==> run P: inputs <==
Design ntt_bfu, start of the top module:
module ntt_bfu
(
    input                   clk,
    input                   rstn,
    input  [14-1:0] in1,
    input  [14-1:0] in2,
    input  [14-1:0] gamma,
    input                   op,
    output [14-1:0] out1,
    output [14-1:0] out2
);
==> flow/config.mk <==
export PLATFORM = sky130hd
export DESIGN_NAME = ntt_bfu
export DESIGN_NICKNAME = ntt_bfu
export VERILOG_FILES = /design/flow/design.v
export SDC_FILE = /design/flow/constraint.sdc
export NUM_CORES = 4
export LEC_CHECK = 0
export CAP_MARGIN = 0
export CELL_PAD_IN_SITES_DETAIL_PLACEMENT = 0
export CORE_MARGIN = 2
export CORE_UTILIZATION = 72
export CTS_CLUSTER_DIAMETER = 96
export GPL_TIMING_DRIVEN = 1
export HOLD_SLACK_MARGIN = -0.05
export MAX_ROUTING_LAYER = met4
export PLACE_DENSITY = 0.65
export SETUP_SLACK_MARGIN = 0.62
export SLEW_MARGIN = 20
export TNS_END_PERCENT = 80
==> flow/constraint.sdc <==
create_clock -name core_clock -period 5.82 [get_ports {clk}]
set_input_delay 1.1640 -clock core_clock [delete_from_list [all_inputs] [get_ports {clk}]]
set_output_delay 1.1640 -clock core_clock [all_outputs]
set_load 0.01 [all_outputs]
run.sh (not shown) runs the stock make flow with config.mk's settings and CLKGATE_MAP_FILE=.
==> inputs of run X, as changes to run P <==
- CAP_MARGIN: 0 -> 20
- CELL_PAD_IN_SITES_DETAIL_PLACEMENT: 0 -> not set
- CORE_UTILIZATION: 72 -> 26
- CTS_CLUSTER_DIAMETER: 96 -> not set
- GPL_TIMING_DRIVEN: 1 -> not set
- HOLD_SLACK_MARGIN: -0.05 -> not set
- MAX_ROUTING_LAYER: met4 -> not set
- PLACE_DENSITY: 0.65 -> 0.6
- SETUP_SLACK_MARGIN: 0.62 -> not set
- TNS_END_PERCENT: 80 -> not set
==> flow/constraint.sdc (replaced) <==
create_clock -name core_clock -period 9.51 [get_ports {clk}]
set_input_delay 1.9020 -clock core_clock [delete_from_list [all_inputs] [get_ports {clk}]]
set_output_delay 1.9020 -clock core_clock [all_outputs]
set_load 0.01 [all_outputs]
==> results.yml <==
# implementation run metrics
outcome:
  status: "failed layout checks"
  violations: "negative setup slack"
finish:
  clkbuf_count: 72
sta:
  post-route-min-period_ps: 6460
  post-route-worst-setup-slack_ps: -642
  setup_tns_ps: -4670
  setup_viol: 13
run:
  tool_warnings: 55
die:
  fp_util: 0.727
setup_path:
  critical_path_buf_inv_count: 6
  worstRegToRegCells: 25
  cp.depth: 16
drt:
  drtIter0Drc: 1904
  finalWirelength_um: 84800
  wl_met1_um: 31300
[end of results for run P]
==> results.yml <==
# implementation run metrics
sta:
  post-route-min-period_ps: 8500
  setup_tns_ps: 0
  setup_viol: 0
  post-route-worst-setup-slack_ps: 1010
finish:
  clkbuf_count: 68
drt:
  drtIter0Drc: 945
  finalWirelength_um: 59900
die:
  fp_util: 0.261
setup_path:
  critical_path_buf_inv_count: 2
run:
  tool_warnings: 50
outcome:
  status: "complete, no violations"
yosys:
  common_cells: "dfrtp_1 (528), ha_1 (381), inv_1 (349), nor2_1 (172), xnor2_1 (163)"
[end of results for run X]

* * *

==> inputs of trial 18 <==
==> flow/design.v <==
module	DFF(
	clk,
	rstn,
	D,
	Q
);
parameter	datawidth=14;
input	wire	clk;
input	wire	rstn;
input	wire[datawidth-1:0]	D;
output	reg[datawidth-1:0]	Q;
always@(posedge clk or negedge rstn)
begin
	if(~rstn)	Q<='d0;
	else	Q<=D;
end
endmodule
module posedge_detection (
   input  clk,
   input  rstn,
   input  in,
   output out
);
reg r_data_in0;
reg r_data_in1;
assign out = ~r_data_in0 & r_data_in1;
always@(posedge clk or negedge rstn)
begin
	if (!rstn)
	begin
		r_data_in0 <= 0;
		r_data_in1 <= 0;
	end
	else
	begin
		r_data_in0 <= r_data_in1;
		r_data_in1 <= in;
	end
end
endmodule
module shift_9 #(parameter data_width = 14)(
    input [data_width-1:0] din,
	input rstn,clk,
	output wire [data_width-1:0] dout
	);
	reg [data_width-1:0] t0,t1,t2,t3,t4,t5,t6;
	reg [data_width-1:0] t7,t8;
	always@(posedge clk or negedge rstn)
	begin
	  if(~rstn) begin
	    t0 <= 0; t1 <= 0; t2 <= 0; t3 <= 0; t4 <= 0;
	    t5 <= 0; t6 <= 0; t7 <= 0; t8 <= 0;end
	  else begin
	    t0 <= din;
	    t1 <= t0; t2 <= t1; t3 <= t2; t4 <= t3;
	    t5 <= t4; t6 <= t5; t7 <= t6; t8 <= t7;
	  end
	end
	assign dout = t8;
endmodule
module mod_add(
	in1,
	in2,
	_p,
	out
);
input	wire	[14-1:0]	in1;
input	wire	[14-1:0]	in2;
input	wire	[14-1:0]	_p;
output	wire	[14-1:0]	out;
wire	[14:0]	s1;
assign 	s1={1'b0,in1}+{1'b0,in2};
wire	[14:0]	s2;
assign	s2=s1+{1'b0,_p};
assign	out=s2[14]?s2[0+:14]:s1[0+:14];
endmodule
module mod_sub(
	in1,
	in2,
	p,
	out
);
input	wire	[14-1:0]	in1;
input	wire	[14-1:0]	in2;
input	wire	[14-1:0]	p;
output	wire	[14-1:0]	out;
wire	[14:0]	s1;
assign	s1={1'b0,in1}-{1'b0,in2};
wire	[14:0]	s2;
assign	s2={1'b0,p}+s1;
assign	out=s1[14]?s2[0+:14]:s1[0+:14];
endmodule
module old_km(
	input	clk,
	input	rstn,
	input	[14-1:0]in1,
	input	[14-1:0]in2,
	output	[14-1:0]out_L,
	output	[14-1:0]out_H
);
wire	[14/2-1:0]	in1_H;
wire	[14/2-1:0]	in1_L;
assign	in1_H = in1[14/2+:14/2];
assign	in1_L = in1[0+:14/2];
wire	[14/2-1:0]	in2_H;
wire	[14/2-1:0]	in2_L;
assign	in2_H = in2[14/2+:14/2];
assign	in2_L = in2[0+:14/2];
wire	[14-1:0]	p0_D;	 
wire	[14-1:0]	p1_D;	 
wire	[14-1:0]	p0_Q;	 
wire	[14-1:0]	p1_Q;	 
assign	p0_D=in1_L*in2_L;
assign	p1_D=in1_H*in2_H;
DFF #(.datawidth(14)) dff_p0(.clk(clk), .rstn(rstn), .D(p0_D), .Q(p0_Q));
DFF #(.datawidth(14)) dff_p1(.clk(clk), .rstn(rstn), .D(p1_D), .Q(p1_Q));
wire	[2*14-1:0]	p01_D;	 
wire	[2*14-1:0]	p01_Q;	 
assign	p01_D=(in1_L+in1_H)*(in2_L+in2_H);
DFF #(.datawidth(2*14)) dff_p01(.clk(clk), .rstn(rstn), .D(p01_D), .Q(p01_Q));
wire	[2*14-1:0]	s1_D;	 
wire	[2*14-1:0]	s2_D;	 
wire	[2*14-1:0]	s1_Q;	 
wire	[2*14-1:0]	s2_Q;	 
wire	[2*14-1:0]	out;
assign	s1_D={p1_Q,p0_Q};
assign	s2_D=(p01_Q+(~p1_Q+1'b1)+(~p0_Q+1'b1))<<(14/2);
DFF #(.datawidth(2*14)) dff_s1(.clk(clk), .rstn(rstn), .D(s1_D), .Q(s1_Q));
DFF #(.datawidth(2*14)) dff_s2(.clk(clk), .rstn(rstn), .D(s2_D), .Q(s2_Q));
assign	out=s1_Q+s2_Q;
assign	out_L=out[0+:14];
assign	out_H=out[14+:14];
endmodule
module km_mm(
	input	clk,
	input	rstn,
	input	[14-1:0]in1,
	input	[14-1:0]in2,
	input	[14-1:0]mu,
	input	[14-1:0]p,
	input	[14-1:0]_p,
	output	[14-1:0]out
);
wire	[14-1:0]	mu_Q;
wire	[14-1:0]	mu_QQ;
DFF #(.datawidth(14)) dff_mu1(.clk(clk), .rstn(rstn), .D(mu), .Q(mu_Q));
DFF #(.datawidth(14)) dff_mu2(.clk(clk), .rstn(rstn), .D(mu_Q), .Q(mu_QQ));
wire	[14-1:0]	p_Q;
wire	[14-1:0]	p_QQ;
wire	[14-1:0]	p_QQQ;
wire	[14-1:0]	p_QQQQ;
DFF #(.datawidth(14)) dff_p1(.clk(clk), .rstn(rstn), .D(p), .Q(p_Q));
DFF #(.datawidth(14)) dff_p2(.clk(clk), .rstn(rstn), .D(p_Q), .Q(p_QQ));
DFF #(.datawidth(14)) dff_p3(.clk(clk), .rstn(rstn), .D(p_QQ), .Q(p_QQQ));
DFF #(.datawidth(14)) dff_p4(.clk(clk), .rstn(rstn), .D(p_QQQ), .Q(p_QQQQ));
wire	[14-1:0]	_p_Q;
wire	[14-1:0]	_p_QQ;
wire	[14-1:0]	_p_QQQ;
wire	[14-1:0]	_p_QQQQ;
wire	[14-1:0]	_p_QQQQQ;
wire	[14-1:0]	_p_QQQQQQ;
DFF #(.datawidth(14)) dff__p1(.clk(clk), .rstn(rstn), .D(_p), .Q(_p_Q));
DFF #(.datawidth(14)) dff__p2(.clk(clk), .rstn(rstn), .D(_p_Q), .Q(_p_QQ));
DFF #(.datawidth(14)) dff__p3(.clk(clk), .rstn(rstn), .D(_p_QQ), .Q(_p_QQQ));
DFF #(.datawidth(14)) dff__p4(.clk(clk), .rstn(rstn), .D(_p_QQQ), .Q(_p_QQQQ));
DFF #(.datawidth(14)) dff__p5(.clk(clk), .rstn(rstn), .D(_p_QQQQ), .Q(_p_QQQQQ));
DFF #(.datawidth(14)) dff__p6(.clk(clk), .rstn(rstn), .D(_p_QQQQQ), .Q(_p_QQQQQQ));
wire	[14-1:0]	T_L;
wire	[14-1:0]	T_H_D;
wire	[14-1:0]	T_H_Q;
wire	[14-1:0]	T_H_QQ;
wire	[14-1:0]	T_H_QQQ;
wire	[14-1:0]	T_H_QQQQ;
DFF #(.datawidth(14)) dff_T_H1(.clk(clk), .rstn(rstn), .D(T_H_D), .Q(T_H_Q));
DFF #(.datawidth(14)) dff_T_H2(.clk(clk), .rstn(rstn), .D(T_H_Q), .Q(T_H_QQ));
DFF #(.datawidth(14)) dff_T_H3(.clk(clk), .rstn(rstn), .D(T_H_QQ), .Q(T_H_QQQ));
DFF #(.datawidth(14)) dff_T_H4(.clk(clk), .rstn(rstn), .D(T_H_QQQ), .Q(T_H_QQQQ));
wire	[14-1:0]	c;
wire	[14-1:0]	tmp;
wire	carry_D;
wire	carry_Q;
wire	carry_QQ;
wire	carry_QQQ;
wire	carry_QQQQ;
assign	carry_D=(|T_L);
DFF #(.datawidth(14)) dff_carry1(.clk(clk), .rstn(rstn), .D(carry_D), .Q(carry_Q));
DFF #(.datawidth(14)) dff_carry2(.clk(clk), .rstn(rstn), .D(carry_Q), .Q(carry_QQ));
DFF #(.datawidth(14)) dff_carry3(.clk(clk), .rstn(rstn), .D(carry_QQ), .Q(carry_QQQ));DFF #(.datawidth(14)) dff_carry4(.clk(clk), .rstn(rstn), .D(carry_QQQ), .Q(carry_QQQQ));
old_km old_km1(
	.clk(clk),
	.rstn(rstn),
	.in1(in1),
	.in2(in2),
	.out_L(T_L),
	.out_H(T_H_D)
);
old_km old_km2(
	.clk(clk),
	.rstn(rstn),
	.in1(T_L),
	.in2(mu_QQ),
	.out_L(c),
	.out_H()
);
old_km old_km3(
	.clk(clk),
	.rstn(rstn),
	.in1(c),
	.in2(p_QQQQ),
	.out_L(),
	.out_H(tmp)
);
mod_add ma(
	.in1(T_H_QQQQ+carry_QQQQ),
	.in2(tmp),
	._p(_p_QQQQQQ),
	.out(out)
);
endmodule
module bfu_v1(	
    input	clk,
	input	rstn,
	input	[14-1:0]in1,
	input	[14-1:0]in2,
	input	[14-1:0]gamma,	 
	input	op,
	input	[14-1:0]p,
	input	[14-1:0]_p,
	input	[14-1:0]mu,		 
	output	[14-1:0]out1,
	output	[14-1:0]out2
);
wire    [14-1:0]mux_mm1_in1_D;
wire    [14-1:0]mux_mm1_in1_Q;
wire    [14-1:0]mm1_out_D;
wire    [14-1:0]mm1_out_Q;
wire    [14-1:0]ms1_out;
assign  mux_mm1_in1_D = op?ms1_out:in2;
DFF #(.datawidth(14)) dff_muxmm1in1_1(.clk(clk), .rstn(rstn), .D(mux_mm1_in1_D), .Q(mux_mm1_in1_Q));
wire    [14-1:0]gamma_Q;
DFF #(.datawidth(14)) dff_gamma_1(.clk(clk), .rstn(rstn), .D(gamma), .Q(gamma_Q));
km_mm	mm1(.clk(clk), .rstn(rstn), .in1(mux_mm1_in1_Q), .in2(gamma_Q), .mu(mu), .p(p), ._p(_p), .out(mm1_out_D));
DFF #(.datawidth(14)) dff_mm1out_1(.clk(clk), .rstn(rstn), .D(mm1_out_D), .Q(mm1_out_Q));
wire    [14-1:0]in1_Q;
wire    [14-1:0]in1_QQ;
wire    [14-1:0]in1_QQQ;
wire    [14-1:0]in1_QQQQ;
wire    [14-1:0]in1_QQQQQ;
wire    [14-1:0]in1_QQQQQQ;
wire    [14-1:0]in1_QQQQQQQ;
wire    [14-1:0]in1_QQQQQQQQ;
DFF #(.datawidth(14)) dff_in1_1(.clk(clk), .rstn(rstn), .D(in1),            .Q(in1_Q));
DFF #(.datawidth(14)) dff_in1_2(.clk(clk), .rstn(rstn), .D(in1_Q),          .Q(in1_QQ));
DFF #(.datawidth(14)) dff_in1_3(.clk(clk), .rstn(rstn), .D(in1_QQ),         .Q(in1_QQQ));
DFF #(.datawidth(14)) dff_in1_4(.clk(clk), .rstn(rstn), .D(in1_QQQ),        .Q(in1_QQQQ));
DFF #(.datawidth(14)) dff_in1_5(.clk(clk), .rstn(rstn), .D(in1_QQQQ),       .Q(in1_QQQQQ));
DFF #(.datawidth(14)) dff_in1_6(.clk(clk), .rstn(rstn), .D(in1_QQQQQ),      .Q(in1_QQQQQQ));
DFF #(.datawidth(14)) dff_in1_7(.clk(clk), .rstn(rstn), .D(in1_QQQQQQ),     .Q(in1_QQQQQQQ));
DFF #(.datawidth(14)) dff_in1_8(.clk(clk), .rstn(rstn), .D(in1_QQQQQQQ),    .Q(in1_QQQQQQQQ));
wire    [14-1:0]in2_Q;
wire    [14-1:0]in2_QQ;
wire    [14-1:0]in2_QQQ;
wire    [14-1:0]in2_QQQQ;
wire    [14-1:0]in2_QQQQQ;
wire    [14-1:0]in2_QQQQQQ;
wire    [14-1:0]in2_QQQQQQQ;
wire    [14-1:0]in2_QQQQQQQQ;
DFF #(.datawidth(14)) dff_in2_1(.clk(clk), .rstn(rstn), .D(in2),            .Q(in2_Q));
DFF #(.datawidth(14)) dff_in2_2(.clk(clk), .rstn(rstn), .D(in2_Q),          .Q(in2_QQ));
DFF #(.datawidth(14)) dff_in2_3(.clk(clk), .rstn(rstn), .D(in2_QQ),         .Q(in2_QQQ));
DFF #(.datawidth(14)) dff_in2_4(.clk(clk), .rstn(rstn), .D(in2_QQQ),        .Q(in2_QQQQ));
DFF #(.datawidth(14)) dff_in2_5(.clk(clk), .rstn(rstn), .D(in2_QQQQ),       .Q(in2_QQQQQ));
DFF #(.datawidth(14)) dff_in2_6(.clk(clk), .rstn(rstn), .D(in2_QQQQQ),      .Q(in2_QQQQQQ));
DFF #(.datawidth(14)) dff_in2_7(.clk(clk), .rstn(rstn), .D(in2_QQQQQQ),     .Q(in2_QQQQQQQ));
DFF #(.datawidth(14)) dff_in2_8(.clk(clk), .rstn(rstn), .D(in2_QQQQQQQ),    .Q(in2_QQQQQQQQ));
wire    [14-1:0]mux_ma1_in2;
wire    [14-1:0]ma1_out;
assign  mux_ma1_in2 = op?in2_QQQQQQQQ:mm1_out_Q;
mod_add ma1(.in1(in1_QQQQQQQQ), .in2(mux_ma1_in2), ._p(_p), .out(ma1_out));
wire    [14-1:0]mux_ms1_in1;
wire    [14-1:0]mux_ms1_in2;
assign  mux_ms1_in1 = op?in2:in1_QQQQQQQQ;
assign  mux_ms1_in2 = op?in1:mm1_out_Q;
mod_sub ms1(.in1(mux_ms1_in1), .in2(mux_ms1_in2), .p(p), .out(ms1_out));
assign  out1 = ma1_out;
assign  out2 = op?mm1_out_Q:ms1_out;
endmodule
module ntt_bfu
(
    input                   clk,
    input                   rstn,
    input  [14-1:0] in1,
    input  [14-1:0] in2,
    input  [14-1:0] gamma,
    input                   op,
    output [14-1:0] out1,
    output [14-1:0] out2
);
bfu_v1 bfu1(.clk(clk), .rstn(rstn), .in1(in1), .in2(in2),
            .gamma(gamma), .op(op), .p('d12289), ._p('d1073729535), .mu('d922759167),
            .out1(out1), .out2(out2));
endmodule
==> flow/run.sh <==
#!/bin/bash
# the make line also repeats each setting of config.mk as NAME=value (left out here)
make -C /OpenROAD-flow-scripts/flow DESIGN_CONFIG=/design/flow/config.mk WORK_HOME=/design/flow/orfs CLKGATE_MAP_FILE= finish
==> flow/config.mk <==
export PLATFORM = sky130hd
export DESIGN_NAME = ntt_bfu
export DESIGN_NICKNAME = ntt_bfu
export VERILOG_FILES = /design/flow/design.v
export SDC_FILE = /design/flow/constraint.sdc
export NUM_CORES = 4
export LEC_CHECK = 0
export ABC_AREA = 1
export CAP_MARGIN = 10
export CELL_PAD_IN_SITES_GLOBAL_PLACEMENT = 2
export CORE_ASPECT_RATIO = 0.55
export CORE_MARGIN = 2
export CORE_UTILIZATION = 43
export CTS_CLUSTER_SIZE = 38
export GPL_ROUTABILITY_DRIVEN = 1
export GPL_TIMING_DRIVEN = 1
export MIN_ROUTING_LAYER = met2
export PLACE_DENSITY_LB_ADDON = 0.17
export SLEW_MARGIN = 20
export TNS_END_PERCENT = 15
==> flow/constraint.sdc <==
create_clock -name core_clock -period 6.5 [get_ports {clk}]
set_input_delay 1.3000 -clock core_clock [delete_from_list [all_inputs] [get_ports {clk}]]
set_output_delay 1.3000 -clock core_clock [all_outputs]
set_load 0.01 [all_outputs]
==> trial 37 (differences from trial 18) <==
- ABC_AREA: 1 -> not set
- CAP_MARGIN: 10 -> 40
- CELL_PAD_IN_SITES_GLOBAL_PLACEMENT: 2 -> not set
- CORE_ASPECT_RATIO: 0.55 -> not set
- CORE_MARGIN: 2 -> 3
- CORE_UTILIZATION: 43 -> 34
- CTS_CLUSTER_DIAMETER: not set -> 61
- CTS_CLUSTER_SIZE: 38 -> 35
- GPL_ROUTABILITY_DRIVEN: 1 -> 0
- HOLD_SLACK_MARGIN: not set -> 0.16
- MIN_ROUTING_LAYER: met2 -> not set
- PLACE_DENSITY_LB_ADDON: 0.17 -> 0.02
- TNS_END_PERCENT: 15 -> not set
==> flow/constraint.sdc (replaced) <==
create_clock -name core_clock -period 10.5 [get_ports {clk}]
set_input_delay 2.1000 -clock core_clock [delete_from_list [all_inputs] [get_ports {clk}]]
set_output_delay 2.1000 -clock core_clock [all_outputs]
set_load 0.01 [all_outputs]
==> comparison table <==
Cell Type Count: trial 18 49; trial 37 66
Core footprint: trial 18 0.07225 mm2; trial 37 0.08756 mm2
Via/cell ratio: trial 18 6.873; trial 37 4.689
Initial antenna violation count: trial 18 2; trial 37 5
Critical path endpoint: trial 18 out2[13]; trial 37 out2[7]
Total length of routed wires: trial 18 85.01 mm; trial 37 66.96 mm
Final worst path period share: trial 18 95.97%; trial 37 86.57%
Setup clock skew after layout: trial 18 0.05634 ns; trial 37 0.02774 ns
Run status: trial 18 finished clean; trial 37 finished clean
M1 GR Usage: trial 18 0%; trial 37 20.78%
Placed cell count: trial 18 4,334; trial 37 3,891
Clock buffer cells: trial 18 65; trial 37 51
Row count: trial 18 73; trial 37 108
Compound-cell area share of the yosys netlist: trial 18 6.028%; trial 37 8.568%
Post-Syn Instances: trial 18 3,278; trial 37 2,681
Final std cell area, no fill: trial 18 0.03525 mm2; trial 37 0.03442 mm2
